## flow/design.v

```verilog
module B2BCD_IP #(parameter WIDTH = 4, parameter DIGIT = 2) (
    Binary_code,
    BCD_code
);
input  [WIDTH-1:0]   Binary_code;
output [DIGIT*4-1:0] BCD_code;
parameter W = WIDTH - 3;
parameter D = DIGIT * 4;
genvar i, j;
integer m;
wire [D-1:0] Binary_code_temp;
assign Binary_code_temp = {{(D - WIDTH){1'b0}}, Binary_code};
assign BCD_code = loop_i[W - 1].BCD_temp;
reg [D-1:0] result;
generate
for(i = 0; i < W; i = i + 1) begin: loop_i
    reg [3:0] result [0:5];
    reg [D-1:0] BCD_temp;
    case(i)
    0: begin
        for(j = 0; j <= i / 3; j = j + 1) begin
            always@ (*) begin
                case(Binary_code_temp[WIDTH - i + j * 4 -: 4])
                0: result[j] = 0;
                1: result[j] = 1;
                2: result[j] = 2;
                3: result[j] = 3;
                4: result[j] = 4;
                5: result[j] = 8;
                6: result[j] = 9;
                7: result[j] = 10;
                8: result[j] = 11;
                9: result[j] = 12;
                default: result[j] = 0;
                endcase
            end
        end
    end
    default: begin  
        for(j = 0; j <= i / 3; j = j + 1) begin
            always@ (*) begin
                case(loop_i[i - 1].BCD_temp[WIDTH - i + j * 4 -: 4])
                0: result[j] = 0;
                1: result[j] = 1;
                2: result[j] = 2;
                3: result[j] = 3;
                4: result[j] = 4;
                5: result[j] = 8;
                6: result[j] = 9;
                7: result[j] = 10;
                8: result[j] = 11;
                9: result[j] = 12;
                default: result[j] = 0;
                endcase
            end
        end
    end
    endcase
    case(i)
    0: begin
        always@ (*) begin
            BCD_temp = Binary_code_temp;
            for(m = 0; m <= i / 3; m = m + 1) begin
                BCD_temp[WIDTH - i + m * 4 -: 4] = result[m];
            end
        end
    end
    default: begin
        always@ (*) begin
            BCD_temp = loop_i[i - 1].BCD_temp;
            for(m = 0; m <= i / 3; m = m + 1) begin
                BCD_temp[WIDTH - i + m * 4 -: 4] = result[m];
            end
        end
    end
    endcase
end
endgenerate
endmodule
module handle_binary(Binary_temp, BCD);
parameter WIDTH = 4;
parameter DIGIT = 2;
input [DIGIT * 4-1:0] Binary_temp;
output [DIGIT * 4-1:0] BCD;
reg [DIGIT * 4-1:0] BCD;
integer k;
always@ (*) begin
    BCD = 0;
    for (k = 0; k < WIDTH; k = k + 1) begin
        case(WIDTH)
        0, 1, 2, 3, 4: begin
            if (BCD[3:0] >= 5) BCD[3:0] = BCD[3:0] + 3;
            if (BCD[7:4] >= 5) BCD[7:4] = BCD[7:4] + 3;
            BCD = {BCD[DIGIT*4-2:0], Binary_temp[WIDTH - 1 - k]};	 
        end
        5, 6, 7, 8: begin
            if (BCD[3:0] >= 5) BCD[3:0] = BCD[3:0] + 3;
            if (BCD[7:4] >= 5) BCD[7:4] = BCD[7:4] + 3;
            BCD = {BCD[DIGIT*4-2:0], Binary_temp[WIDTH - 1 - k]};	 
        end
        9, 10, 11, 12: begin
            if (BCD[3:0] >= 5) BCD[3:0] = BCD[3:0] + 3;
            if (BCD[7:4] >= 5) BCD[7:4] = BCD[7:4] + 3;
            BCD = {BCD[DIGIT*4-2:0], Binary_temp[WIDTH - 1 - k]};	 
        end
        13, 14, 15, 16: begin
            if (BCD[3:0] >= 5) BCD[3:0] = BCD[3:0] + 3;
            if (BCD[7:4] >= 5) BCD[7:4] = BCD[7:4] + 3;
            BCD = {BCD[DIGIT*4-2:0], Binary_temp[WIDTH - 1 - k]};	 
        end
        17, 18, 19, 20: begin
            if (BCD[3:0] >= 5) BCD[3:0] = BCD[3:0] + 3;
            if (BCD[7:4] >= 5) BCD[7:4] = BCD[7:4] + 3;
            BCD = {BCD[DIGIT*4-2:0], Binary_temp[WIDTH - 1 - k]};	 
        end
        endcase
    end
end
endmodule
module UT_TOP (
    clk, rst_n, in_valid, in_time,
    out_valid, out_display, out_day
);
input clk, rst_n, in_valid;
input [30:0] in_time;
output reg out_valid;
output reg [3:0] out_display;
output reg [2:0] out_day;
parameter IDLE = 0;
parameter INPUT = 1;
parameter CAL = 2;
parameter OUTPUT = 3;
reg [1:0] next_state, current_state;
reg [4:0] count;
reg [4:0] four_year_span;
reg [1:0] leap_count;  
reg [30:0] in_time_reg;
reg [26:0] four_year;
reg [24:0] one_year;
reg [21:0] month;
reg [17:0] date;
reg [17:0] hour;
reg [5:0] minute;
reg [5:0] second;
reg [10:0] year_ip_in;
reg [3:0] month_ip_in;
reg [4:0] date_ip_in;
reg [4:0] hour_ip_in;
reg [5:0] minute_ip_in;
reg [5:0] second_ip_in;
reg [11:0] bin;
wire [15:0] bout;
reg [2:0] out_day_reg;  
reg [15:0] year_ip_out;
reg [7:0] month_ip_out, date_ip_out, hour_ip_out, minute_ip_out, second_ip_out;
always@ (posedge clk or negedge rst_n) begin
  if(!rst_n)
    current_state <= IDLE;
  else
    current_state <= next_state;
end
always@ (*) begin
    case(current_state)
    IDLE: begin
        if(in_valid)
            next_state = CAL;
        else
            next_state = IDLE;
    end
    CAL: begin
        if(count == 17)
            next_state = IDLE;
        else
            next_state = CAL;
    end
    default: next_state = current_state;
    endcase
end
B2BCD_IP #(.WIDTH(12), .DIGIT(4)) B0(.Binary_code(bin), .BCD_code(bout));
always@ (*) begin
    if(current_state == CAL) begin
        case(count - 1)
        2: bin = {1'b0, year_ip_in};
        3: bin = {8'b0, month_ip_in};
        4: bin = {7'b0, date_ip_in};
        5: bin = {7'b0, hour_ip_in};
        6: bin = {6'b0, minute_ip_in};
        7: bin = {6'b0, second_ip_in};
        default: bin = 0;
        endcase
    end
    else begin
        bin = 0;
    end
end
always@ (posedge clk or negedge rst_n) begin
    if(!rst_n) begin
        year_ip_out <= 0;
        month_ip_out <= 0;
        date_ip_out <= 0;
        hour_ip_out <= 0;
        minute_ip_out <= 0;
        second_ip_out <= 0;
    end
    else begin
        if(current_state == IDLE) begin
            year_ip_out <= 0;
            month_ip_out <= 0;
            date_ip_out <= 0;
            hour_ip_out <= 0;
            minute_ip_out <= 0;
            second_ip_out <= 0;
        end
        else if(current_state == CAL) begin
            case(count - 1)
            2: year_ip_out <= bout;
            3: month_ip_out <= bout[7:0];
            4: date_ip_out <= bout[7:0];
            5: hour_ip_out <= bout[7:0];
            6: minute_ip_out <= bout[7:0];
            7: second_ip_out <= bout[7:0];
            endcase
        end
    end
end
always@ (posedge clk or negedge rst_n) begin
    if(!rst_n) begin
        in_time_reg <= 0;
    end
    else begin
        if(in_valid) begin
            in_time_reg <= in_time;
        end
        else if(current_state == CAL) begin
            in_time_reg <= in_time_reg;
        end
    end
end
always@ (posedge clk or negedge rst_n) begin
    if(!rst_n) begin
        count <= 0;
    end
    else begin
        if(current_state == IDLE) begin
            count <= 0;
        end
        else if(current_state == CAL) begin
            count <= count + 1;
        end
        else begin
            count <= count;
        end
    end
end
always@ (posedge clk or negedge rst_n) begin
    if(!rst_n) begin
        four_year_span <= 0;
    end
    else begin
        if(current_state == IDLE)
            four_year_span <= 0;
        else if(current_state == CAL) begin
            if(count == 0) begin
                if(in_time_reg >= 0 && in_time_reg < 126230400) four_year_span <= 0;
                else if(in_time_reg < 252460800)  four_year_span <= 1;
                else if(in_time_reg < 378691200)  four_year_span <= 2;
                else if(in_time_reg < 504921600)  four_year_span <= 3;
                else if(in_time_reg < 631152000)  four_year_span <= 4;
                else if(in_time_reg < 757382400)  four_year_span <= 5;
                else if(in_time_reg < 883612800)  four_year_span <= 6;
                else if(in_time_reg < 1009843200) four_year_span <= 7;
                else if(in_time_reg < 1136073600) four_year_span <= 8;
                else if(in_time_reg < 1262304000) four_year_span <= 9;
                else if(in_time_reg < 1388534400) four_year_span <= 10;
                else if(in_time_reg < 1514764800) four_year_span <= 11;
                else if(in_time_reg < 1640995200) four_year_span <= 12;
                else if(in_time_reg < 1767225600) four_year_span <= 13;
                else if(in_time_reg < 1893456000) four_year_span <= 14;
                else if(in_time_reg < 2019686400) four_year_span <= 15;
                else if(in_time_reg < 2145916800) four_year_span <= 16;
                else                              four_year_span <= 17;
            end
            else begin
                four_year_span <= four_year_span;
            end
        end
    end
end
always@ (posedge clk or negedge rst_n) begin
    if(!rst_n) begin
        four_year <= 0;
    end
    else begin
        if(current_state == IDLE)
            four_year <= 0;
        else if(current_state == CAL) begin
            if(in_time_reg >= 0 && in_time_reg < 126230400) four_year <= in_time_reg;
            else if(in_time_reg < 252460800)  four_year <= in_time_reg - 126230400;
            else if(in_time_reg < 378691200)  four_year <= in_time_reg - 252460800;
            else if(in_time_reg < 504921600)  four_year <= in_time_reg - 378691200;
            else if(in_time_reg < 631152000)  four_year <= in_time_reg - 504921600;
            else if(in_time_reg < 757382400)  four_year <= in_time_reg - 631152000;
            else if(in_time_reg < 883612800)  four_year <= in_time_reg - 757382400;
            else if(in_time_reg < 1009843200) four_year <= in_time_reg - 883612800;
            else if(in_time_reg < 1136073600) four_year <= in_time_reg - 1009843200;
            else if(in_time_reg < 1262304000) four_year <= in_time_reg - 1136073600;
            else if(in_time_reg < 1388534400) four_year <= in_time_reg - 1262304000;
            else if(in_time_reg < 1514764800) four_year <= in_time_reg - 1388534400;
            else if(in_time_reg < 1640995200) four_year <= in_time_reg - 1514764800;
            else if(in_time_reg < 1767225600) four_year <= in_time_reg - 1640995200;
            else if(in_time_reg < 1893456000) four_year <= in_time_reg - 1767225600;
            else if(in_time_reg < 2019686400) four_year <= in_time_reg - 1893456000;
            else if(in_time_reg < 2145916800) four_year <= in_time_reg - 2019686400;
            else                              four_year <= in_time_reg - 2145916800;
        end
    end
end
always@ (posedge clk or negedge rst_n) begin
    if(!rst_n) begin
        one_year <= 0;
    end
    else begin
        if(current_state == IDLE)
            one_year <= 0;
        else if(current_state == CAL) begin
            if(four_year >= 0 && four_year < 31536000)
                one_year <= four_year;
            else if(four_year < 63072000)
                one_year <= four_year - 31536000;
            else if(four_year < 94694400)
                one_year <= four_year - 63072000;
            else
                one_year <= four_year - 94694400;
        end
    end
end
always@ (posedge clk or negedge rst_n) begin
    if(!rst_n) begin
        leap_count <= 0;
    end
    else begin
        if(current_state == IDLE) begin
            leap_count <= 0;
        end
        else if (current_state == CAL) begin
            if(four_year >= 0 && four_year < 31536000)
                leap_count <= 0;
            else if(four_year < 63072000)
                leap_count <= 1;
            else if(four_year < 94694400)
                leap_count <= 2;
            else
                leap_count <= 3;
        end
    end
end
always@ (posedge clk) begin
    if(current_state == IDLE) begin
        year_ip_in <= 0;
    end
    else if(current_state == CAL) begin
        if(count == 2)
            year_ip_in <= 1970 + four_year_span * 4 + leap_count;
    end
end
always@ (posedge clk or negedge rst_n) begin
    if(!rst_n) begin
        month <= 0;
        month_ip_in <= 0;
    end
    else begin
        if(current_state == IDLE) begin
            month <= 0;
            month_ip_in <= 0;
        end
        else if(current_state == CAL) begin
            if(count == 2) begin
                if(leap_count == 2) begin  
                    if(one_year >= 0 && one_year < 2678400) begin 
                        month <= one_year;
                        month_ip_in <= 1;
                    end
                    else if(one_year < 5184000) begin 
                        month <= one_year - 2678400;
                        month_ip_in <= 2;
                    end
                    else if(one_year < 7862400) begin 
                        month <= one_year - 5184000;
                        month_ip_in <= 3;
                    end
                    else if(one_year < 10454400) begin 
                        month <= one_year - 7862400;
                        month_ip_in <= 4;
                    end
                    else if(one_year < 13132800) begin 
                        month <= one_year - 10454400;
                        month_ip_in <= 5;
                    end
                    else if(one_year < 15724800) begin 
                        month <= one_year - 13132800;
                        month_ip_in <= 6;
                    end
                    else if(one_year < 18403200) begin 
                        month <= one_year - 15724800;
                        month_ip_in <= 7;
                    end
                    else if(one_year < 21081600) begin 
                        month <= one_year - 18403200;
                        month_ip_in <= 8;
                    end
                    else if(one_year < 23673600) begin 
                        month <= one_year - 21081600;
                        month_ip_in <= 9;
                    end
                    else if(one_year < 26352000) begin 
                        month <= one_year - 23673600;
                        month_ip_in <= 10;
                    end
                    else if(one_year < 28944000) begin 
                        month <= one_year - 26352000;
                        month_ip_in <= 11;
                    end
                    else  begin 
                        month <= one_year - 28944000;
                        month_ip_in <= 12;
                    end
                end
                else begin  
                    if(one_year >= 0 && one_year < 2678400) begin 
                        month <= one_year;
                        month_ip_in <= 1;
                    end
                    else if(one_year < 5097600) begin 
                        month <= one_year - 2678400;
                        month_ip_in <= 2;
                    end
                    else if(one_year < 7776000) begin 
                        month <= one_year - 5097600;
                        month_ip_in <= 3;
                    end
                    else if(one_year < 10368000) begin 
                        month <= one_year - 7776000;
                        month_ip_in <= 4;
                    end
                    else if(one_year < 13046400) begin 
                        month <= one_year - 10368000;
                        month_ip_in <= 5;
                    end
                    else if(one_year < 15638400) begin 
                        month <= one_year - 13046400;
                        month_ip_in <= 6;
                    end
                    else if(one_year < 18316800) begin 
                        month <= one_year - 15638400;
                        month_ip_in <= 7;
                    end
                    else if(one_year < 20995200) begin 
                        month <= one_year - 18316800;
                        month_ip_in <= 8;
                    end
                    else if(one_year < 23587200) begin 
                        month <= one_year - 20995200;
                        month_ip_in <= 9;
                    end
                    else if(one_year < 26265600) begin 
                        month <= one_year - 23587200;
                        month_ip_in <= 10;
                    end
                    else if(one_year < 28857600) begin 
                        month <= one_year - 26265600;
                        month_ip_in <= 11;
                    end
                    else begin 
                        month <= one_year - 28857600;
                        month_ip_in <= 12;
                    end
                end
            end
        end
    end
end
always@ (posedge clk or negedge rst_n) begin
    if(!rst_n) begin
        date <= 0;
        date_ip_in <= 0;
    end
    else begin
        if(current_state == IDLE) begin
            date <= 0;
            date_ip_in <= 0;
        end
        else if(current_state == CAL) begin
            if(count == 3) begin
                if(month >= 0 && month < 86400) begin
                    date <= month;
                    date_ip_in <= 1;
                end
                else if(month < 172800) begin
                    date <= month - 86400;
                    date_ip_in <= 2;
                end
                else if(month < 259200) begin
                    date <= month - 172800;
                    date_ip_in <= 3;
                end
                else if(month < 345600) begin
                    date <= month - 259200;
                    date_ip_in <= 4;
                end
                else if(month < 432000) begin
                    date <= month - 345600;
                    date_ip_in <= 5;
                end
                else if(month < 518400) begin
                    date <= month - 432000;
                    date_ip_in <= 6;
                end
                else if(month < 604800) begin
                    date <= month - 518400;
                    date_ip_in <= 7;
                end
                else if(month < 691200) begin
                    date <= month - 604800;
                    date_ip_in <= 8;
                end
                else if(month < 777600) begin
                    date <= month - 691200;
                    date_ip_in <= 9;
                end
                else if(month < 864000) begin
                    date <= month - 777600;
                    date_ip_in <= 10;
                end
                else if(month < 950400) begin
                    date <= month - 864000;
                    date_ip_in <= 11;
                end
                else if(month < 1036800) begin
                    date <= month - 950400;
                    date_ip_in <= 12;
                end
                else if(month < 1123200) begin
                    date <= month - 1036800;
                    date_ip_in <= 13;
                end
                else if(month < 1209600) begin
                    date <= month - 1123200;
                    date_ip_in <= 14;
                end
                else if(month < 1296000) begin
                    date <= month - 1209600;
                    date_ip_in <= 15;
                end
                else if(month < 1382400) begin
                    date <= month - 1296000;
                    date_ip_in <= 16;
                end
                else if(month < 1468800) begin
                    date <= month - 1382400;
                    date_ip_in <= 17;
                end
                else if(month < 1555200) begin
                    date <= month - 1468800;
                    date_ip_in <= 18;
                end
                else if(month < 1641600) begin
                    date <= month - 1555200;
                    date_ip_in <= 19;
                end
                else if(month < 1728000) begin
                    date <= month - 1641600;
                    date_ip_in <= 20;
                end
                else if(month < 1814400) begin
                    date <= month - 1728000;
                    date_ip_in <= 21;
                end
                else if(month < 1900800) begin
                    date <= month - 1814400;
                    date_ip_in <= 22;
                end
                else if(month < 1987200) begin
                    date <= month - 1900800;
                    date_ip_in <= 23;
                end
                else if(month < 2073600) begin
                    date <= month - 1987200;
                    date_ip_in <= 24;
                end
                else if(month < 2160000) begin
                    date <= month - 2073600;
                    date_ip_in <= 25;
                end
                else if(month < 2246400) begin
                    date <= month - 2160000;
                    date_ip_in <= 26;
                end
                else if(month < 2332800) begin
                    date <= month - 2246400;
                    date_ip_in <= 27;
                end
                else if(month < 2419200) begin
                    date <= month - 2332800;
                    date_ip_in <= 28;
                end
                else if(month < 2505600) begin
                    date <= month - 2419200;
                    date_ip_in <= 29;
                end
                else if(month < 2592000) begin
                    date <= month - 2505600;
                    date_ip_in <= 30;
                end
                else begin
                    date <= month - 2592000;
                    date_ip_in <= 31;
                end
            end
        end
    end
end
always@ (posedge clk or negedge rst_n) begin
    if(!rst_n) begin
        hour <= 0;
        hour_ip_in <= 0;
    end
    else begin
        if(current_state == IDLE) begin
            hour <= 0;
            hour_ip_in <= 0;
        end
        else if(current_state == CAL) begin
            if(date >= 0 && date < 3600) begin
                hour <= date;
                hour_ip_in <= 0;
            end
            else if(date < 7200) begin
                hour <= date - 3600;
                hour_ip_in <= 1;
            end
            else if(date < 10800) begin
                hour <= date - 7200;
                hour_ip_in <= 2;
            end
            else if(date < 14400) begin
                hour <= date - 10800;
                hour_ip_in <= 3;
            end
            else if(date < 18000) begin
                hour <= date - 14400;
                hour_ip_in <= 4;
            end
            else if(date < 21600) begin
                hour <= date - 18000;
                hour_ip_in <= 5;
            end
            else if(date < 25200) begin
                hour <= date - 21600;
                hour_ip_in <= 6;
            end
            else if(date < 28800) begin
                hour <= date - 25200;
                hour_ip_in <= 7;
            end
            else if(date < 32400) begin
                hour <= date - 28800;
                hour_ip_in <= 8;
            end
            else if(date < 36000) begin
                hour <= date - 32400;
                hour_ip_in <= 9;
            end
            else if(date < 39600) begin
                hour <= date - 36000;
                hour_ip_in <= 10;
            end
            else if(date < 43200) begin
                hour <= date - 39600;
                hour_ip_in <= 11;
            end
            else if(date < 46800) begin
                hour <= date - 43200;
                hour_ip_in <= 12;
            end
            else if(date < 50400) begin
                hour <= date - 46800;
                hour_ip_in <= 13;
            end
            else if(date < 54000) begin
                hour <= date - 50400;
                hour_ip_in <= 14;
            end
            else if(date < 57600) begin
                hour <= date - 54000;
                hour_ip_in <= 15;
            end
            else if(date < 61200) begin
                hour <= date - 57600;
                hour_ip_in <= 16;
            end
            else if(date < 64800) begin
                hour <= date - 61200;
                hour_ip_in <= 17;
            end
            else if(date < 68400) begin
                hour <= date - 64800;
                hour_ip_in <= 18;
            end
            else if(date < 72000) begin
                hour <= date - 68400;
                hour_ip_in <= 19;
            end
            else if(date < 75600) begin
                hour <= date - 72000;
                hour_ip_in <= 20;
            end
            else if(date < 79200) begin
                hour <= date - 75600;
                hour_ip_in <= 21;
            end
            else if(date < 82800) begin
                hour <= date - 79200;
                hour_ip_in <= 22;
            end
            else begin
                hour <= date - 82800;
                hour_ip_in <= 23;
            end
        end
    end
end
always@ (posedge clk or negedge rst_n) begin
    if(!rst_n) begin
        minute_ip_in <= 0;
        second_ip_in <= 0;
    end
    else begin
        if(current_state == IDLE) begin
            minute_ip_in <= 0;
            second_ip_in <= 0;
        end
        else if(current_state == CAL) begin
            minute_ip_in <= hour / 'd60;
            second_ip_in <= hour % 'd60;
        end
    end
end
always@ (*) begin
    if(current_state == CAL) begin
        if(count == 4) begin
            if(month_ip_in == 1 || month_ip_in == 2) begin
                out_day_reg = (date_ip_in + (month_ip_in + 12) * 2 + 3 * (month_ip_in + 13) / 5 + (year_ip_in - 1) + (year_ip_in - 1) / 4) % 7;
            end
            else begin
                out_day_reg = (date_ip_in + month_ip_in * 2 + 3 * (month_ip_in + 1) / 5 + year_ip_in + year_ip_in / 4 ) % 7;
            end
        end
        else begin
            out_day_reg = 0;
        end
    end
    else begin
        out_day_reg = 0;
    end
end
always@ (posedge clk or negedge rst_n) begin
    if(!rst_n) begin
        out_valid <= 0;
    end
    else begin
        if(current_state == CAL) begin
            if(count >= 4 && count <= 17)
                out_valid <= 1;
            else
                out_valid <= 0;
        end
        else begin
            out_valid <= 0;
        end
    end
end
always@ (posedge clk or negedge rst_n) begin
    if(!rst_n) begin
        out_day <= 0;
    end
    else begin
        if(current_state == CAL) begin
            if(count == 4) begin
                out_day <= out_day_reg;
            end
            else begin
                out_day <= out_day;
            end
        end
        else begin
            out_day <= 0;
        end
    end
end
always@ (posedge clk or negedge rst_n) begin
    if(!rst_n) begin
        out_display <= 0;
    end
    else begin
        if(current_state == CAL) begin
            case(count)
            4: out_display <= year_ip_out[15:12];
            5: out_display <= year_ip_out[11:8];
            6: out_display <= year_ip_out[7:4];
            7: out_display <= year_ip_out[3:0];
            8: out_display <= month_ip_out[7:4];
            9: out_display <= month_ip_out[3:0];
            10: out_display <= date_ip_out[7:4];
            11: out_display <= date_ip_out[3:0];
            12: out_display <= hour_ip_out[7:4];
            13: out_display <= hour_ip_out[3:0];
            14: out_display <= minute_ip_out[7:4];
            15: out_display <= minute_ip_out[3:0];
            16: out_display <= second_ip_out[7:4];
            17: out_display <= second_ip_out[3:0];
            default: out_display <= 0;
            endcase
        end
        else begin
            out_display <= 0;
        end
    end
end
endmodule
```

## flow/run.sh

```bash
#!/bin/bash
# the make line also repeats each setting of config.mk as NAME=value (left out here)
make -C /OpenROAD-flow-scripts/flow DESIGN_CONFIG=/design/flow/config.mk WORK_HOME=/design/flow/orfs CLKGATE_MAP_FILE= finish
```

## flow/config.mk

```make
export PLATFORM = sky130hd
export DESIGN_NAME = UT_TOP
export DESIGN_NICKNAME = UT_TOP
export VERILOG_FILES = /design/flow/design.v
export SDC_FILE = /design/flow/constraint.sdc
export NUM_CORES = 4
export LEC_CHECK = 0
export CAP_MARGIN = 20
export CORE_MARGIN = 2
export CORE_UTILIZATION = 72
export SETUP_SLACK_MARGIN = -1.06
export SLEW_MARGIN = 20
```

## flow/constraint.sdc

```tcl
create_clock -name core_clock -period 18.8 [get_ports {clk}]
set_input_delay 3.7600 -clock core_clock [delete_from_list [all_inputs] [get_ports {clk}]]
set_output_delay 3.7600 -clock core_clock [all_outputs]
set_load 0.01 [all_outputs]
```

==> run summary, run 1 <==
run results: CTS root buf clkbuf_16, clock sinks 254, Max Freq 0.0552 GHz, area share, top type 14.7%, initial DRC count 9071, Critical path buffers and inverters 6, Worst Setup EP out_day[0], Buffers on Ports 41, First-pass DRT Iterations 12, worst path arrival time 18.59 ns, Top cells by area dfrtp_1 15%, a21oi_1 8.3%, nand2_1 7.6%, o21ai_0 6.5%, nor2_1 6.2%, Main logic family AND-OR/OR-AND gates, Syn Area/Cell 6.58 um2, DRT antenna net count 0, syn_nets 6508, FFs w/ async S/R, synth 95.7%, final RePlAce weighted congestion 1.09, mux share 2.56%, Hold Crit Start second_ip_in[5], Crit path top cell by count a21oi_1, Inserted Clock Buffers 31, final tally of max-slew violations 0, Mapped Area 41200 um2, EDFF count, synth 0, crit path kind register to register, reg2reg end out_day[0], largest net degree at the start of global routing 105, M2 GR Usage 80.3%, Tool Warnings 110, Die Y 243 um, global route total overflow 0, Post-CTS Setup Inserts 0, Adder Area Share 7.27%, R2R cell count 68, synth cell count leaders 836 x nand2_1, 682 x a21oi_1, 676 x nor2_1, ao+oa area frac 39.4%, residual DRC count 0, Tmin final 18.12 ns, # nets final 6159, Worst path slowest cell a21oi_1, reg2reg setup slack 0.68 ns, Post-DP HPWL 111000 um, area of the core 56500 um2, final worst setup slack 0.684 ns, cell count listed in synth_stat.txt 6260, crit path launch month_ip_in[0], Simple Share, Synth 24.8%, xor/xnor share of the synthesized area 4.08%, GRT Total Usage 52.4%, worst hold path endpoint second_ip_in[5], post-DR wirelength/cell 24.1 um, die width 243 um, Cell Type Count 125, CP Capture Type register, final setup fails 0, launch point of the worst reg-to-reg path month_ip_in[0], final WL 161000 um, Clock transition at path regs 0.07 ns, cells after synthesis 6260, initial antenna violation count 5, Via density 7.74, WP depth 68, Setup Skew 0.0192 ns, post-CTS sizing 0, grt met3 use 15.2%, GR Layer Usage met1 63.9%, Dominant flop cell dfrtp_1, MaxCap Viol Count 0, Post-synth seq share 15.3%, register bit total from synthesis 254, worst hold path type register to register, Startpoint Class register, CP top delay family AND-OR/OR-AND gates, CTS tree yes, hold path cells 2, Ys Warns 11, GR peak layer met2, chip area 59200 um2, Place WS 1.14 ns, Slew @ Worst Pin 1.18 ns, status complete, no violations, cell type with the largest total area dfrtp_1, critical-path maximum fanout 20, Hold Vio Cnt, Final 0, Post-Route Setup TNS 0 ns, Top Ports 42, worst-skew pair later-pin latency 0.62 ns, Slew headroom 20.4%, Period Utilization, post-route 96.4%, first-pass GRT wire length 256000 um, CP required 19.27 ns, vias in the first global route 47926, CTS max path bufs 3, max incr delay on CP 0.79 ns, Initial Util 73.0%, YS chip area 41200 um2, area growth from synthesis to layout 3.29%, routed vias 51860, Hold Buf Count CTS 0, H-Tree Depth 1, num rows 87, most frequent cell after synthesis nand2_1
-- routing by layer --
layer	up-vias	share of wire, %
li1	22477	-
met1	23035	35
met2	4949	42
met3	1399	15
met4	0	8.5
met5	-	0
-- per-stage QoR --
stage               hold slack, ns  cell area, um2  std cells  utilization [%]
detailed placement           0.464           41500       6634             73.5
floorplan                    0.439           41200       6260                -
global placement             0.454           41500       6634             73.5
global route                 0.520           42600       6692             75.4
CTS                          0.480           42500       6692             75.3
finish                       0.490           42600       6696             75.4
-- layout make-up --
type | instances | area [um2]
Fill cell | 4446 | 13900
Clock buffer | 37 | 848
Multi-Input combinational cell | 5291 | 32300
Antenna cell | 4 | 10.0
Inverter | 161 | 604
Clock inverter | 21 | 174
Tap cell | 756 | 946
Timing Repair Buffer | 172 | 1390
Sequential cell | 254 | 6310
==> run 2, diff against run 1 <==
- CORE_ASPECT_RATIO: unset -> 0.66
- CORE_MARGIN: 2 -> 8
- CORE_UTILIZATION: 72 -> 24
- CTS_CLUSTER_DIAMETER: unset -> 168
- GPL_ROUTABILITY_DRIVEN: unset -> 1
- HOLD_SLACK_MARGIN: unset -> -0.01
- MAX_ROUTING_LAYER: unset -> met4
- PLACE_DENSITY_LB_ADDON: unset -> 0.1
- SETUP_SLACK_MARGIN: -1.06 -> unset
- TNS_END_PERCENT: unset -> 50
- clock period: 18.8 -> 21.0 ns (I/O delays scaled with it)
==> run 2 against run 1 <==
Effect of this change:
- critical path depth down 1
- core utilization decreased by 49 points
- routed wire length up 27%
- non-clock buffer count grew 52
- maximum frequency up 1.3%
- worst hold slack improved by 0.0054 ns
- final cell count is 23% higher
- synthesized cell count is the same
- global-route usage down 31 points
- first-iteration DRC count fell by 35%
- critical path type unchanged
==> run summary, run 2 <==
run results: mux share 2.56% (unchanged), most frequent cell after synthesis nand2_1, cell type with the largest total area dfrtp_1, First-pass DRT Iterations 8 (-4), first-pass GRT wire length 305000 um (+19%), clock sinks 254 (unchanged), area share, top type 14.7% (unchanged), CTS tree yes, Tool Warnings 104 (-5.5%), post-CTS sizing 0 (unchanged), Post-synth seq share 15.3% (unchanged), filler instances 19214 (+330%), Top Ports 42 (unchanged), # nets final 6211 (+0.84%), final setup fails 0 (unchanged), hold path cells 2 (unchanged), worst hold path endpoint second_ip_in[4], vias in the first global route 44300 (-7.6%), CP Capture Type register, initial DRC count 5913 (-35%), FFs w/ async S/R, synth 95.7% (unchanged), launch point of the worst reg-to-reg path month_ip_in[0], residual DRC count 0 (unchanged), Worst path slowest cell o221ai_1, num rows 123 (+41%), Die Y 353 um (+45%), MaxCap Viol Count 0 (unchanged), worst path arrival time 18.39 ns (-0.20 ns), placed cell areas 43800 um2 (+5.6%), EDFF count, synth 0 (unchanged), Hold Crit Start second_ip_in[4], Hold Buf Count CTS 0 (unchanged), Hold Vio Cnt, Final 0 (unchanged), Clock transition at path regs 0.07 ns (about the same), critical-path maximum fanout 20 (unchanged), Worst Setup EP out_day[0], RSZ-0062 raised after global routing false, cells after synthesis 6260 (unchanged), crit path launch month_ip_in[0], Place WS 3.25 ns (+2.11 ns), cell count listed in synth_stat.txt 6260 (unchanged), worst hold path type register to register, reg2reg setup slack 3.11 ns (+2.42 ns), final WL 206000 um (+27%), area of the core 171000 um2 (+200%), crit path kind register to register, H-Tree Depth 1 (unchanged), register bit total from synthesis 254 (unchanged), die width 526 um (+120%), routed vias 48684 (-6.1%), Period Utilization, post-route 85.2% (-11 points), Cell Type Count 125 (unchanged), synth cell count leaders 836 x nand2_1, 682 x a21oi_1, 676 x nor2_1, YS chip area 41200 um2 (unchanged), largest net degree at the start of global routing 69 (-34%), Post-Route Setup TNS 0 ns (unchanged), CP required 21.50 ns (+2.23 ns), global route total overflow 0 (unchanged), Top cells by area dfrtp_1 15%, a21oi_1 8.3%, nand2_1 7.6%, o21ai_0 6.5%, nor2_1 6.2%, area growth from synthesis to layout 9.02%, ao+oa area frac 39.4% (unchanged), R2R cell count 67 (-1.5%), Crit path top cell by count a21oi_1, Max Freq 0.0559 GHz (+1.3%), Critical path buffers and inverters 6 (unchanged), reg2reg end out_day[0], Adder Area Share 7.27% (unchanged), WP depth 67 (-1.5%), Buffers on Ports 41 (unchanged), WHS 0.495 ns (+0.00536 ns), Tmin final 17.89 ns (-0.224 ns), final worst setup slack 3.11 ns (+2.42 ns), final RePlAce weighted congestion 0.947 (-13%), Simple Share, Synth 24.8% (unchanged), Startpoint Class register, post-DR wirelength/cell 24.9 um (+3.5%), Setup Skew 0.0656 ns (+0.0464 ns), GRT Total Usage 21.3% (-31 points), Inserted Clock Buffers 31 (unchanged), post-placement cell count 8180 (+23%), final core occ 26.4% (-49 points), CP top delay family AND-OR/OR-AND gates, chip area 186000 um2 (+210%), Ys Warns 11 (unchanged), Post-DP HPWL 153000 um (+37%), fin cells 8243 (+23%), Slew headroom 15.3% (-5.0 points), CTS max path bufs 3 (unchanged), max incr delay on CP 0.78 ns (about the same), Slew @ Worst Pin 1.27 ns (+0.0832 ns), Main logic family AND-OR/OR-AND gates, Mapped Area 41200 um2 (unchanged), final tally of max-slew violations 0 (unchanged), xor/xnor share of the synthesized area 4.08% (unchanged), Post-CTS Setup Inserts 0 (unchanged), Via density 5.91 (-24%), final instance area 44900 um2 (+5.5%), CTS root buf clkbuf_16, status complete, no violations, Syn Area/Cell 6.58 um2 (unchanged), Dominant flop cell dfrtp_1, worst-skew pair later-pin latency 0.68 ns (+0.06 ns), syn_nets 6508 (unchanged), Initial Util 24.2% (-49 points), DRT antenna net count 0 (unchanged), initial antenna violation count 8 (+3)
## run 2: cell type report
type                            instances  area, um2  area share (%)
Multi-Input combinational cell       5291      32300            71.9
Sequential cell                       254       6310            14.0
Tap cell                             2250       2820            6.26
Timing Repair Buffer                  224       1780            3.97
Clock buffer                           44        895            1.99
Inverter                              161        604            1.34
Clock inverter                         14        184           0.409
Antenna cell                            5       12.5          0.0278
## run 2: routing by layer
metal	global-route usage [%]	up-vias	routed length, um
met5	-	-	0
met4	2.21	0	2150
met3	4.37	151	19600
met2	26.1	2194	74900
met1	35.0	23748	109000
li1	-	22591	-
==> run 3, diff against run 2 <==
- CAP_MARGIN: 20 -> 5
- CORE_ASPECT_RATIO: 0.66 -> 1.15
- CORE_MARGIN: 8 -> 2
- CORE_UTILIZATION: 24 -> 65
- HOLD_SLACK_MARGIN: -0.01 -> unset
- MAX_ROUTING_LAYER: met4 -> unset
- PLACE_DENSITY_LB_ADDON: 0.1 -> 0.28
- SETUP_SLACK_MARGIN: unset -> -2.0
- clock period: 21.0 -> 12.0 ns (I/O delays scaled with it)
==> run 3 against run 2 <==
Effect of this change:
- the layout now fails its checks (setup timing)
- design area decreased by 0.94%
- core utilization up 44 points
- worst setup slack worse by 5.1 ns
- first-iteration DRC count increased by 34%
- critical path type unchanged
==> run summary, run 3 <==
run results: final RePlAce weighted congestion 1.08 (+14%), final tally of max-slew violations 0 (unchanged), Adder Area Share 7.27% (unchanged), mux share 2.56% (unchanged), DRT antenna net count 0 (unchanged), M2 GR Usage 73.3% (+47 points), num rows 99 (-20%), Startpoint Class register, Initial Util 65.4% (+41 points), R2R cell count 73 (+9.0%), MaxCap Viol Count 0 (unchanged), final instance area 44500 um2 (-0.94%), cell count listed in synth_stat.txt 6260 (unchanged), worst-skew pair later-pin latency 0.61 ns (-0.07 ns), Dominant flop cell dfrtp_1, Tool Warnings 109 (+4.8%), Top cells by area dfrtp_1 15%, a21oi_1 8.3%, nand2_1 7.6%, o21ai_0 6.5%, nor2_1 6.2%, critical-path maximum fanout 8 (-60%), residual DRC count 0 (unchanged), CP Capture Type register, WP depth 73 (+9.0%), most frequent cell after synthesis nand2_1, die width 239 um (-55%), launch point of the worst reg-to-reg path month_ip_in[1], fin cells 6935 (-16%), final WL 159000 um (-22%), crit path launch month_ip_in[1], Period Utilization, post-route 116% (+31 points), ao+oa area frac 39.4% (unchanged), placed cell areas 43000 um2 (-2.0%), reg2reg end out_day[0], reg2reg setup slack -1.95 ns (-5.06 ns), CTS root buf clkbuf_16, GR peak layer met2, # nets final 6348 (+2.2%), worst hold path endpoint year_ip_out[7], Hold Vio Cnt, Final 0 (unchanged), GR Layer Usage met1 59.7% (+25 points), first-pass GRT wire length 251000 um (-18%), final worst setup slack -1.95 ns (-5.06 ns), syn_nets 6508 (unchanged), Setup Skew 0.0189 ns (-0.0467 ns), worst path arrival time 14.46 ns (-3.93 ns), area share, top type 14.7% (unchanged), initial antenna violation count 5 (-3), routed vias 51142 (+5.0%), Hold Buf Count CTS 0 (unchanged), clock sinks 254 (unchanged), Simple Share, Synth 24.8% (unchanged), Slew headroom 19.7% (+4.4 points), max incr delay on CP 0.53 ns (-0.25 ns), final core occ 70.6% (+44 points), status complete, but fails checks, Die Y 274 um (-22%), crit path kind register to register, Hold Crit Start year_ip_out[7], FFs w/ async S/R, synth 95.7% (unchanged), area of the core 63000 um2 (-63%), Slew @ Worst Pin 1.20 ns (-0.0698 ns), chip area 65500 um2 (-65%), GRT Total Usage 46.5% (+25 points), CTS max path bufs 3 (unchanged), First-pass DRT Iterations 11 (+3), Post-synth seq share 15.3% (unchanged), RSZ-0062 raised after global routing true, xor/xnor share of the synthesized area 4.08% (unchanged), Worst path slowest cell or4_1, grt met3 use 10.7% (+6.3 points), CP required 12.51 ns (-8.99 ns), Via density 7.37 (+25%), Worst Setup EP out_day[0], Main logic family AND-OR/OR-AND gates, global route total overflow 0 (unchanged), worst hold path type register to register, Inserted Clock Buffers 30 (-3.2%), largest net degree at the start of global routing 105 (+52%), post-placement cell count 6853 (-16%), initial DRC count 7917 (+34%), Critical path buffers and inverters 10 (+4), cells after synthesis 6260 (unchanged), area growth from synthesis to layout 8.00%, hold path cells 1 (-1), Ys Warns 11 (unchanged), Cell Type Count 125 (unchanged), Post-DP HPWL 114000 um (-25%), Crit path top cell by count buf_4, cell type with the largest total area dfrtp_1, Tmin final 13.95 ns (-3.94 ns), CP top delay family AND-OR/OR-AND gates, CTS tree yes, Clock transition at path regs 0.07 ns (about the same), Mapped Area 41200 um2 (unchanged), Buffers on Ports 41 (unchanged), violated checks setup timing, YS chip area 41200 um2 (unchanged), post-DR wirelength/cell 23.0 um (-7.8%), vias in the first global route 47056 (+6.2%), Syn Area/Cell 6.58 um2 (unchanged), synth cell count leaders 836 x nand2_1, 682 x a21oi_1, 676 x nor2_1, H-Tree Depth 1 (unchanged), Max Freq 0.0717 GHz (+28%), Top Ports 42 (unchanged), EDFF count, synth 0 (unchanged), final setup fails 3 (+3), register bit total from synthesis 254 (unchanged), Post-Route Setup TNS -5.82 ns (-5.82 ns)
run 3: what timing repair did:
item                       in CTS  in global routing
setup endpoints to repair       3                  3
pin swaps                      15                 37
buffers inserted                9                 18
gates resized                  20                 47
run 3: final cells by class:
class                           instances  area [um2]
Clock inverter                         23         253
Sequential cell                       254        6310
Tap cell                              808        1010
Fill cell                            5447       18500
Timing Repair Buffer                  362        2830
Antenna cell                            3        7.51
Multi-Input combinational cell       5291       32700
Clock buffer                           33         772
Inverter                              161         604
run 3: metal layers:
layer / vias up / wire [um]
met5: - / 121
met4: 12 / 9080
met3: 832 / 20000
met2: 3847 / 69700
met1: 23578 / 60600
li1: 22873 / -
run 3: metrics by stage:
stage,setup WS [ns],hold WS [ns]
after floorplan,-2.00,0.439
after global placement,-1.63,0.470
final,-1.95,0.489
after detailed placement,-2.10,0.477
after global routing,-2.72,0.506
after CTS,-2.02,0.492
==> run 4, diff against run 3 <==
- ABC_AREA: unset -> 1
- CAP_MARGIN: 5 -> 20
- CORE_ASPECT_RATIO: 1.15 -> unset
- CORE_UTILIZATION: 65 -> 72
- CTS_CLUSTER_DIAMETER: 168 -> 27
- CTS_CLUSTER_SIZE: unset -> 45
- GPL_ROUTABILITY_DRIVEN: 1 -> unset
- SETUP_SLACK_MARGIN: -2.0 -> 4.09
- TNS_END_PERCENT: 50 -> unset
- clock period: 12.0 -> 16.2 ns (I/O delays scaled with it)
==> run 4 against run 3 <==
Effect of this change:
- the run now fails in global routing (5_1_grt)
- synthesized area down 4.5%
- synthesized cell count is 7.2% higher
- die area is 14% lower
==> run summary, run 4 <==
yosys + openroad results -> cell type with the largest total area dfrtp_1, mux share 0.0254% (-2.5 points), Place WS 2.27 ns (+4.37 ns), Simple Share, Synth 27.0% (+2.2 points), placed cell areas 40500 um2 (-5.8%), Top Ports 42 (unchanged), clock sinks 254 (unchanged), Post-DP HPWL 119000 um (+4.3%), most frequent cell after synthesis nand2_1, syn_nets 6961 (+7.0%), YS chip area 39400 um2 (-4.5%), area share, top type 15.4% (+0.69 points), cell count listed in synth_stat.txt 6713 (+7.2%), final RePlAce weighted congestion 1.21 (+12%), num rows 85 (-14%), Die Y 238 um (-13%), Run Error [ERROR GRT-0116] Global routing finished with congestion. Check the congestion regions in the DRC Viewer., CTS root buf clkbuf_16, Main logic family AND-OR/OR-AND gates, EDFF count, synth 0 (unchanged), cells after synthesis 6713 (+7.2%), GRT Total Usage 75.0%, H-Tree Depth 3 (+2), status stopped before the end, die width 238 um (-0.40%), Initial Util 73.0% (+7.7 points), Buffers on Ports 41 (unchanged), Ys Warns 11 (unchanged), Mapped Area 39400 um2 (-4.5%), synth cell count leaders 1241 x nand2_1, 865 x inv_1, 865 x o21ai_0, post-placement cell count 7228 (+5.5%), Top cells by area dfrtp_1 15%, nand2_1 12%, o21ai_0 11%, inv_1 8.2%, a21oi_1 7.6%, Adder Area Share 7.43% (+0.16 points), xor/xnor share of the synthesized area 4.22% (+0.15 points), register bit total from synthesis 254 (unchanged), chip area 56600 um2 (-14%), CTS max path bufs 3 (unchanged), FFs w/ async S/R, synth 95.7% (unchanged), global route total overflow 58, Dominant flop cell dfrtp_1, Inserted Clock Buffers 67 (+120%), Hold Buf Count CTS 0 (unchanged), area of the core 53900 um2 (-14%), ao+oa area frac 33.2% (-6.1 points), Cell Type Count 66 (-47%), Post-synth seq share 16.0% (+0.71 points), Halt Stage global routing (5_1_grt), Syn Area/Cell 5.87 um2 (-11%)
## run 4: timing repair
action,CTS
buffers inserted,70
resized,86
setup endpoints to repair,3
pin swaps,77
cloned,0
## run 4: routing by layer
metal  global-route usage [%]  overflow
met1                     78.8         2
met2                     90.7        25
met3                     59.6         2
met4                     66.7        28
met5                     31.3         1
==> run 5, diff against run 4 <==
- CELL_PAD_IN_SITES_DETAIL_PLACEMENT: unset -> 0
- CORE_ASPECT_RATIO: unset -> 0.66
- CORE_UTILIZATION: 72 -> 64
- CTS_CLUSTER_DIAMETER: 27 -> 392
- CTS_CLUSTER_SIZE: 45 -> 34
- GPL_TIMING_DRIVEN: unset -> 0
- HOLD_SLACK_MARGIN: unset -> 0.22
- MAX_ROUTING_LAYER: unset -> met4
- PLACE_DENSITY_LB_ADDON: 0.28 -> 0.02
- SETUP_SLACK_MARGIN: 4.09 -> -0.75
- SLEW_MARGIN: 20 -> 35
- TNS_END_PERCENT: unset -> 10
- clock period: 16.2 -> 11.0 ns (I/O delays scaled with it)
==> run 5 against run 4 <==
Effect of this change:
- the run again fails in global routing (5_1_grt)
- synthesized area unchanged
- synthesized cell count unchanged
- die area increased by 12%
==> run summary, run 5 <==
yosys + openroad results -> status stopped before the end, Halt Stage global routing (5_1_grt), Run Error [ERROR GRT-0232] Routing congestion too high. Check the congestion heatmap in the GUI., Simple Share, Synth 27.0% (unchanged), post-placement cell count 7581 (+4.9%), YS chip area 39400 um2 (unchanged), Cell Type Count 66 (unchanged), H-Tree Depth 1 (-2), Top cells by area dfrtp_1 15%, nand2_1 12%, o21ai_0 11%, inv_1 8.2%, a21oi_1 7.6%, cell type with the largest total area dfrtp_1, CTS root buf clkbuf_16, register bit total from synthesis 254 (unchanged), EDFF count, synth 0 (unchanged), Ys Warns 11 (unchanged), FFs w/ async S/R, synth 95.7% (unchanged), synth cell count leaders 1241 x nand2_1, 865 x inv_1, 865 x o21ai_0, global route total overflow 54, Buffers on Ports 40 (-2.4%), Mapped Area 39400 um2 (unchanged), die width 309 um (+30%), Post-DP HPWL 148000 um (+25%), Main logic family AND-OR/OR-AND gates, cell count listed in synth_stat.txt 6713 (unchanged), Post-synth seq share 16.0% (unchanged), mux share 0.0254% (unchanged), area share, top type 15.4% (unchanged), CTS max path bufs 3 (unchanged), xor/xnor share of the synthesized area 4.22% (unchanged), final RePlAce weighted congestion 1.39 (+15%), Initial Util 65.0% (-8.0 points), clock sinks 254 (unchanged), Top Ports 42 (unchanged), most frequent cell after synthesis nand2_1, num rows 73 (-14%), Die Y 206 um (-14%), Syn Area/Cell 5.87 um2 (unchanged), chip area 63600 um2 (+12%), GRT Total Usage 69.8%, Adder Area Share 7.43% (unchanged), Inserted Clock Buffers 11 (-84%), ao+oa area frac 33.2% (unchanged), Dominant flop cell dfrtp_1, area of the core 60600 um2 (+12%), syn_nets 6961 (unchanged), cells after synthesis 6713 (unchanged)
==> run 5: timing repair <==
item	CTS
gates resized	101
buffers inserted	60
pin swaps	77
hold buffers	0
gates cloned	0
endpoints found under the setup margin	3
==> run 5: metrics by stage <==
| step | hold WS, ns | setup WS, ns | util (%) | cell area (um2) |
|---|---|---|---|---|
| 2_1_floorplan | 0.449 | -1.30 | - | 39600 |
| 3_3_place_gp | 0.465 | -3.40 | 67.7 | 41000 |
| 4_1_cts | 0.500 | -2.24 | 69.9 | 42300 |
| 3_5_place_dp | 0.476 | -4.02 | 67.9 | 41100 |
==> run 5: layer usage <==
layer	overflow	GRT usage, %
met1	4	78.5
met2	29	83.0
met3	5	55.5
met4	16	42.3
met5	-	-
==> run 6, diff against run 5 <==
- ABC_AREA: 1 -> unset
- CELL_PAD_IN_SITES_DETAIL_PLACEMENT: 0 -> unset
- CORE_ASPECT_RATIO: 0.66 -> unset
- CORE_UTILIZATION: 64 -> 40
- CTS_CLUSTER_DIAMETER: 392 -> unset
- CTS_CLUSTER_SIZE: 34 -> unset
- GPL_TIMING_DRIVEN: 0 -> unset
- HOLD_SLACK_MARGIN: 0.22 -> unset
- MAX_ROUTING_LAYER: met4 -> unset
- PLACE_DENSITY_LB_ADDON: 0.02 -> unset
- SETUP_SLACK_MARGIN: -0.75 -> 0.98
- SLEW_MARGIN: 35 -> 20
- TNS_END_PERCENT: 10 -> unset
- clock period: 11.0 -> 18.4 ns (I/O delays scaled with it)
==> run 6 against run 5 <==
Effect of this change:
- now clean on timing, DRC and antenna
- synthesized cell count is 6.7% lower
- synthesized area is 4.7% higher
- die area is 66% higher
==> run summary, run 6 <==
run results: Worst path slowest cell or4_1, CTS max path bufs 3 (unchanged), residual DRC count 0, CP required 18.88 ns, post-placement cell count 7268 (-4.1%), Inserted Clock Buffers 35 (+24), Simple Share, Synth 24.8% (-2.2 points), cell type with the largest total area dfrtp_1, worst-skew pair later-pin latency 0.62 ns, num rows 117 (+60%), reg2reg setup slack 2.17 ns, YS chip area 41200 um2 (+4.7%), Slew headroom 21.0%, R2R cell count 68, H-Tree Depth 2 (+1), launch point of the worst reg-to-reg path month_ip_in[0], initial DRC count 6516, CP Capture Type register, Ys Warns 11 (unchanged), xor/xnor share of the synthesized area 4.08% (-0.15 points), ao+oa area frac 39.4% (+6.1 points), Startpoint Class register, Worst Setup EP out_day[0], area share, top type 14.7% (-0.69 points), Mapped Area 41200 um2 (+4.7%), worst hold path type register to register, clock sinks 254 (unchanged), worst path arrival time 16.71 ns, DRT antenna net count 0, largest net degree at the start of global routing 117, initial antenna violation count 1, routed vias 48649, Critical path buffers and inverters 4, die width 325 um (+5.1%), synth cell count leaders 836 x nand2_1, 682 x a21oi_1, 676 x nor2_1, area growth from synthesis to layout 6.28%, final RePlAce weighted congestion 1.02 (-27%), Clock transition at path regs 0.06 ns, Post-synth seq share 15.3% (-0.71 points), GRT Total Usage 30.5%, chip area 106000 um2 (+66%), CTS tree yes, first-pass GRT wire length 264000 um, syn_nets 6508 (-6.5%), crit path launch month_ip_in[0], CTS root buf clkbuf_16, WP depth 68, MaxCap Viol Count 0, Hold Crit Start year_ip_out[7], cells after synthesis 6260 (-6.7%), First-pass DRT Iterations 6, Cell Type Count 125 (+89%), final setup fails 0, final WL 169000 um, Adder Area Share 7.27% (-0.16 points), Syn Area/Cell 6.58 um2 (+12%), Post-Route Setup TNS 0 ns, filler instances 10810, # nets final 6193, most frequent cell after synthesis nand2_1, area of the core 102000 um2 (+68%), FFs w/ async S/R, synth 95.7% (unchanged), Post-DP HPWL 122000 um (-18%), Die Y 325 um (+58%), Tmin final 16.23 ns, critical-path maximum fanout 11, worst hold path endpoint year_ip_out[7], reg2reg end out_day[0], vias in the first global route 45117, Max Freq 0.0616 GHz, RSZ-0062 raised after global routing false, final core occ 42.9%, fin cells 7340, Setup Skew 0.0276 ns, Top cells by area dfrtp_1 15%, a21oi_1 8.3%, nand2_1 7.6%, o21ai_0 6.5%, nor2_1 6.2%, Hold Vio Cnt, Final 0, register bit total from synthesis 254 (unchanged), max incr delay on CP 0.58 ns, Tool Warnings 106, mux share 2.56% (+2.5 points), EDFF count, synth 0 (unchanged), post-DR wirelength/cell 23.0 um, Hold Buf Count CTS 0 (unchanged), Main logic family AND-OR/OR-AND gates, Period Utilization, post-route 88.2%, CP top delay family AND-OR/OR-AND gates, Slew @ Worst Pin 1.18 ns, Via density 6.63, cell count listed in synth_stat.txt 6260 (-6.7%), Buffers on Ports 41 (+2.5%), global route total overflow 0, final tally of max-slew violations 0, hold path cells 1, antenna cells 0, status complete, no violations, Dominant flop cell dfrtp_1, Initial Util 40.4% (-25 points), Top Ports 42 (unchanged), crit path kind register to register
==> run 6: metrics by stage <==
step	setup slack (ns)	hold WS, ns	area, um2
2_1_floorplan	3.41	0.439	41200
3_3_place_gp	0.951	0.466	42500
3_5_place_dp	0.861	0.472	42500
4_1_cts	1.14	0.486	43700
5_1_grt	0.834	0.504	43800
6_report	2.17	0.484	43800
==> run 6: cell type report <==
class                      instances  area, um2  share of cell area, %
clock buffer                      47        981                   2.24
clock inverter                    17        195                  0.446
inverter                         161        604                   1.38
multi-input combinational       5291      32400                   73.9
sequential                       254       6310                   14.4
tap                             1368       1710                   3.91
timing repair buffer             202       1630                   3.72
==> run 6: routing by layer <==
metal  vias up  global-route usage [%]  part of all wire (%)
met5         -                       0                0.0077
met4         2                    10.4                   3.4
met3       413                    5.73                   9.9
met2      2665                    46.6                    43
met1     23018                    42.7                    43
li1      22551                       -                     -
==> run 6: repair_timing <==
action	4_1_cts	5_1_grt
setup buffers	0	8
cloned	0	0
setup endpoints to repair	3	3
gates resized	2	16
pin swaps	0	3
==> run 7, diff against run 6 <==
- CORE_UTILIZATION: 40 -> 34
- SETUP_SLACK_MARGIN: 0.98 -> unset
- clock period: 18.4 -> 28.6 ns (I/O delays scaled with it)
==> run 7 against run 6 <==
Effect of this change:
- synthesized cell count is the same
- final cell count is 3.0% higher
- flip-flop count did not move
- core utilization shrank 6.4 points
- worst hold slack worse by 0.010 ns
- largest cell class unchanged
- highest routed layer is now met4
- critical path depth stayed put
- maximum frequency down 8.3%
==> run summary, run 7 <==
run results: status complete, no violations, residual DRC count 0 (unchanged), Setup Skew 0.0324 ns (+0.00477 ns), mux share 2.56% (unchanged), Worst Setup EP out_day[0], final setup fails 0 (unchanged), largest net degree at the start of global routing 139 (+19%), reg2reg setup slack 10.91 ns (+8.74 ns), synth cell count leaders 836 x nand2_1, 682 x a21oi_1, 676 x nor2_1, Crit path top cell by count a21oi_1, Syn Area/Cell 6.58 um2 (unchanged), Startpoint Class register, register bit total from synthesis 254 (unchanged), hold path cells 2 (+1), WP depth 68 (unchanged), xor/xnor share of the synthesized area 4.08% (unchanged), cell count listed in synth_stat.txt 6260 (unchanged), critical-path maximum fanout 20 (+9), chip area 124000 um2 (+17%), WHS 0.474 ns (-0.0102 ns), crit path launch month_ip_in[0], Mapped Area 41200 um2 (unchanged), initial DRC count 6474 (-0.64%), post-DR wirelength/cell 21.8 um (-5.0%), RSZ-0062 raised after global routing false, fin cells 7560 (+3.0%), final tally of max-slew violations 0 (unchanged), final worst setup slack 10.91 ns (+8.74 ns), CTS max path bufs 3 (unchanged), first-pass GRT wire length 258000 um (-2.1%), First-pass DRT Iterations 6 (unchanged), cell type with the largest total area dfrtp_1, worst path arrival time 18.15 ns (+1.44 ns), Post-synth seq share 15.3% (unchanged), crit path kind register to register, die width 352 um (+8.4%), Inserted Clock Buffers 36 (+2.9%), Slew @ Worst Pin 1.15 ns (-0.0280 ns), Critical path buffers and inverters 6 (+2), CTS tree yes, cells after synthesis 6260 (unchanged), post-placement cell count 7493 (+3.1%), Buffers on Ports 41 (unchanged), CTS root buf clkbuf_16, Die Y 352 um (+8.4%), Top cells by area dfrtp_1 15%, a21oi_1 8.3%, nand2_1 7.6%, o21ai_0 6.5%, nor2_1 6.2%, ao+oa area frac 39.4% (unchanged), CP top delay family AND-OR/OR-AND gates, FFs w/ async S/R, synth 95.7% (unchanged), reg2reg end out_day[0], num rows 127 (+8.5%), Hold Vio Cnt, Final 0 (unchanged), area growth from synthesis to layout 6.57%, Clock transition at path regs 0.06 ns (about the same), most frequent cell after synthesis nand2_1, area of the core 120000 um2 (+18%), Slew headroom 23.2% (+2.2 points), Dominant flop cell dfrtp_1, GRT Total Usage 25.1% (-5.4 points), Post-Route Setup TNS 0 ns (unchanged), Post-CTS Setup Inserts 0 (unchanged), max incr delay on CP 0.70 ns (+0.12 ns), global route total overflow 0 (unchanged), post-CTS sizing 0 (-2), final WL 165000 um (-2.1%), Simple Share, Synth 24.8% (unchanged), YS chip area 41200 um2 (unchanged), CP required 29.05 ns (+10.17 ns), R2R cell count 68 (unchanged), Post-DP HPWL 120000 um (-2.0%), Main logic family AND-OR/OR-AND gates, area share, top type 14.7% (unchanged), final RePlAce weighted congestion 0.989 (-2.6%), syn_nets 6508 (unchanged), launch point of the worst reg-to-reg path month_ip_in[0], DRT antenna net count 0 (unchanged), Place WS 11.05 ns (+10.19 ns), Via density 6.43 (-2.9%), Tool Warnings 110 (+3.8%), Adder Area Share 7.27% (unchanged), CP Capture Type register, Tmin final 17.69 ns (+1.46 ns), vias in the first global route 44427 (-1.5%), placed cell areas 42600 um2 (+0.38%), final core occ 36.6% (-6.4 points), EDFF count, synth 0 (unchanged), Period Utilization, post-route 61.9% (-26 points), # nets final 6168 (-0.40%), Cell Type Count 125 (unchanged), final instance area 43900 um2 (+0.27%), initial antenna violation count 1 (unchanged), worst hold path type register to register, H-Tree Depth 2 (unchanged), MaxCap Viol Count 0 (unchanged), worst hold path endpoint second_ip_in[5], Hold Buf Count CTS 0 (unchanged), routed vias 48644 (-0.010%), Ys Warns 11 (unchanged), worst-skew pair later-pin latency 0.58 ns (-0.04 ns), clock sinks 254 (unchanged), Top Ports 42 (unchanged), Hold Crit Start second_ip_in[5], Initial Util 34.3% (-6.1 points), Worst path slowest cell dfrtp_1, Max Freq 0.0565 GHz (-8.3%)
-- run 7: metal layers --
layer | GRT usage, % | vias up | wire length [um]
li1 | - | 22499 | -
met3 | 4.08 | 441 | 16100
met1 | 35.1 | 23044 | 71700
met5 | 0 | - | 0
met4 | 8.40 | 0 | 5700
met2 | 39.0 | 2660 | 71700
-- run 7: layout make-up --
cell class,instances,area (um2)
Clock inverter,21,248
Clock buffer,44,1020
Fill cell,12986,76200
Multi-Input combinational cell,5291,32300
Sequential cell,254,6310
Antenna cell,1,2.50
Inverter,161,604
Timing Repair Buffer,176,1440
Tap cell,1612,2020
==> run 8, diff against run 7 <==
- ABC_AREA: unset -> 1
- CORE_ASPECT_RATIO: unset -> 1.15
- CORE_UTILIZATION: 34 -> 72
- CTS_CLUSTER_DIAMETER: unset -> 168
- GPL_ROUTABILITY_DRIVEN: unset -> 1
- MAX_ROUTING_LAYER: unset -> met4
- PLACE_DENSITY_LB_ADDON: unset -> 0.01
- TNS_END_PERCENT: unset -> 50
- clock period: 28.6 -> 13.2 ns (I/O delays scaled with it)
==> run 8 against run 7 <==
Effect of this change:
- the flow now stops in global routing (5_1_grt)
- synthesized area fell by 4.5%
- synthesized cell count rose by 7.2%
- die area shrank 54%
==> run summary, run 8 <==
yosys + openroad results -> YS chip area 39400 um2 (-4.5%), post-placement cell count 7265 (-3.0%), Inserted Clock Buffers 29 (-19%), ao+oa area frac 33.2% (-6.1 points), final RePlAce weighted congestion 1.30 (+32%), status stopped before the end, Run Error [ERROR GRT-0116] Global routing finished with congestion. Check the congestion regions in the DRC Viewer., Halt Stage global routing (5_1_grt), Syn Area/Cell 5.87 um2 (-11%), Hold Buf Count CTS 0 (unchanged), area share, top type 15.4% (+0.69 points), Simple Share, Synth 27.0% (+2.2 points), FFs w/ async S/R, synth 95.7% (unchanged), Die Y 255 um (-28%), Post-synth seq share 16.0% (+0.71 points), clock sinks 254 (unchanged), register bit total from synthesis 254 (unchanged), die width 222 um (-37%), cell count listed in synth_stat.txt 6713 (+7.2%), Mapped Area 39400 um2 (-4.5%), Top Ports 42 (unchanged), Top cells by area dfrtp_1 15%, nand2_1 12%, o21ai_0 11%, inv_1 8.2%, a21oi_1 7.6%, mux share 0.0254% (-2.5 points), cells after synthesis 6713 (+7.2%), CTS max path bufs 3 (unchanged), CTS root buf clkbuf_16, EDFF count, synth 0 (unchanged), H-Tree Depth 1 (-1), Post-DP HPWL 115000 um (-3.9%), Main logic family AND-OR/OR-AND gates, Dominant flop cell dfrtp_1, Cell Type Count 66 (-47%), GRT Total Usage 61.7%, area of the core 53900 um2 (-55%), Buffers on Ports 41 (unchanged), num rows 91 (-28%), Ys Warns 11 (unchanged), synth cell count leaders 1241 x nand2_1, 865 x inv_1, 865 x o21ai_0, cell type with the largest total area dfrtp_1, Initial Util 73.1% (+39 points), Adder Area Share 7.43% (+0.16 points), most frequent cell after synthesis nand2_1, global route total overflow 8, syn_nets 6961 (+7.0%), xor/xnor share of the synthesized area 4.22% (+0.15 points), chip area 56600 um2 (-54%)
-- run 8: per-stage QoR --
step / instance area, um2 / setup TNS [ns] / setup slack (ns)
2_1_floorplan: 39400 / 0 / 0.0335
3_5_place_dp: 40500 / -2.49 / -0.855
3_3_place_gp: 40500 / -0.105 / -0.0692
4_1_cts: 41900 / 0 / 0.0279
-- run 8: per-layer routing --
| layer | GRT overflow | GRT usage (%) |
|---|---|---|
| met5 | - | - |
| met3 | 2 | 36.3 |
| met4 | 3 | 51.5 |
| met2 | 3 | 82.4 |
| met1 | 0 | 64.8 |
-- run 8: repair_timing --
item	CTS
setup buffers	21
setup endpoints to repair	3
pin swaps	33
gates resized	56
==> run 9, diff against run 8 <==
- ABC_AREA: 1 -> unset
- CELL_PAD_IN_SITES_DETAIL_PLACEMENT: unset -> 2
- CORE_ASPECT_RATIO: 1.15 -> unset
- CORE_UTILIZATION: 72 -> 40
- CTS_CLUSTER_DIAMETER: 168 -> unset
- GPL_ROUTABILITY_DRIVEN: 1 -> unset
- PLACE_DENSITY_LB_ADDON: 0.01 -> unset
- TNS_END_PERCENT: 50 -> unset
- clock period: 13.2 -> 20.0 ns (I/O delays scaled with it)
==> run 9 against run 8 <==
Effect of this change:
- synthesized area increased by 4.7%
- synthesized cell count decreased by 6.7%
- die area increased by 87%
- the run now finishes clean
==> run summary, run 9 <==
run results: status complete, no violations, cell type with the largest total area dfrtp_1, initial DRC count 7992, synth cell count leaders 836 x nand2_1, 682 x a21oi_1, 676 x nor2_1, critical-path maximum fanout 20, cells after synthesis 6260 (-6.7%), Initial Util 40.4% (-33 points), Hold Vio Cnt, Final 0, Hold Buf Count CTS 0 (unchanged), Die Y 325 um (+28%), First-pass DRT Iterations 11, Buffers on Ports 41 (unchanged), M2 GR Usage 70.4%, worst hold path endpoint second_ip_in[5], Syn Area/Cell 6.58 um2 (+12%), num rows 117 (+29%), GR Layer Usage met1 52.7%, FFs w/ async S/R, synth 95.7% (unchanged), reg2reg end out_day[0], grt met3 use 12.6%, final WL 247000 um, post-DR wirelength/cell 33.6 um, global route total overflow 0, Post-synth seq share 15.3% (-0.71 points), Via density 7.63, Post-DP HPWL 165000 um (+44%), GRT Total Usage 45.7%, first-pass GRT wire length 372000 um, Critical path buffers and inverters 6, largest net degree at the start of global routing 177, Ys Warns 11 (unchanged), final tally of max-slew violations 0, residual DRC count 0, Slew headroom 18.4%, CTS root buf clkbuf_16, DRT antenna net count 0, final setup fails 0, CTS max path bufs 3 (unchanged), Simple Share, Synth 24.8% (-2.2 points), register bit total from synthesis 254 (unchanged), Max Freq 0.0545 GHz, Adder Area Share 7.27% (-0.16 points), Top Ports 42 (unchanged), clock sinks 254 (unchanged), Tmin final 18.34 ns, area growth from synthesis to layout 6.55%, ao+oa area frac 39.4% (+6.1 points), Startpoint Class register, Slew @ Worst Pin 1.22 ns, R2R cell count 70, CP top delay family AND-OR/OR-AND gates, Tool Warnings 107, chip area 106000 um2 (+87%), final worst setup slack 1.66 ns, GR peak layer met2, cell count listed in synth_stat.txt 6260 (-6.7%), worst path arrival time 18.92 ns, hold path cells 2, syn_nets 6508 (-6.5%), die width 325 um (+46%), CP required 20.57 ns, # nets final 6187, Inserted Clock Buffers 35 (+21%), filler instances 12075, crit path launch month_ip_in[0], area share, top type 14.7% (-0.69 points), MaxCap Viol Count 0, reg2reg setup slack 1.66 ns, xor/xnor share of the synthesized area 4.08% (-0.15 points), Setup Skew 0.0633 ns, area of the core 102000 um2 (+89%), WP depth 70, Place WS 0.941 ns (+1.80 ns), routed vias 56110, Worst Setup EP out_day[0], Mapped Area 41200 um2 (+4.7%), Top cells by area dfrtp_1 15%, a21oi_1 8.3%, nand2_1 7.6%, o21ai_0 6.5%, nor2_1 6.2%, Period Utilization, post-route 91.7%, Worst path slowest cell dfrtp_1, worst-skew pair later-pin latency 0.70 ns, worst hold path type register to register, Hold Crit Start second_ip_in[5], mux share 2.56% (+2.5 points), EDFF count, synth 0 (unchanged), most frequent cell after synthesis nand2_1, launch point of the worst reg-to-reg path month_ip_in[0], final RePlAce weighted congestion 1.03 (-21%), initial antenna violation count 17, RSZ-0062 raised after global routing false, Cell Type Count 125 (+89%), Dominant flop cell dfrtp_1, vias in the first global route 58645, crit path kind register to register, YS chip area 41200 um2 (+4.7%), CTS tree yes, Post-Route Setup TNS 0 ns, Clock transition at path regs 0.06 ns, max incr delay on CP 0.74 ns, Main logic family AND-OR/OR-AND gates, H-Tree Depth 2 (+1), CP Capture Type register
## run 9: metrics by stage
step	utilization [%]	cells	area, um2	hold slack (ns)
6_report	43.0	7358	43900	0.509
4_1_cts	42.9	7331	43800	0.511
2_1_floorplan	-	6260	41200	0.439
3_3_place_gp	41.6	7268	42500	0.459
3_5_place_dp	41.6	7268	42500	0.480
5_1_grt	43.0	7354	43900	0.529
## run 9: final cells by class
type / instances / area [um2] / share of cell area [%]
antenna: 25 / 62.6 / 0.142
multi-input combinational: 5291 / 32400 / 73.7
timing repair buffer: 196 / 1610 / 3.66
inverter: 161 / 604 / 1.38
clock inverter: 15 / 246 / 0.561
sequential: 254 / 6310 / 14.4
clock buffer: 48 / 1020 / 2.33
tap: 1368 / 1710 / 3.90
## run 9: layer usage
layer | up-vias | wire length, um
met5 | - | 0
met4 | 0 | 18600
met3 | 1580 | 26600
met2 | 4222 | 111000
met1 | 27809 | 91600
li1 | 22499 | -
## run 9: timing repair
item,4_1_cts,5_1_grt
resized,0,6
endpoints found under the setup margin,0,3
setup buffers,0,0
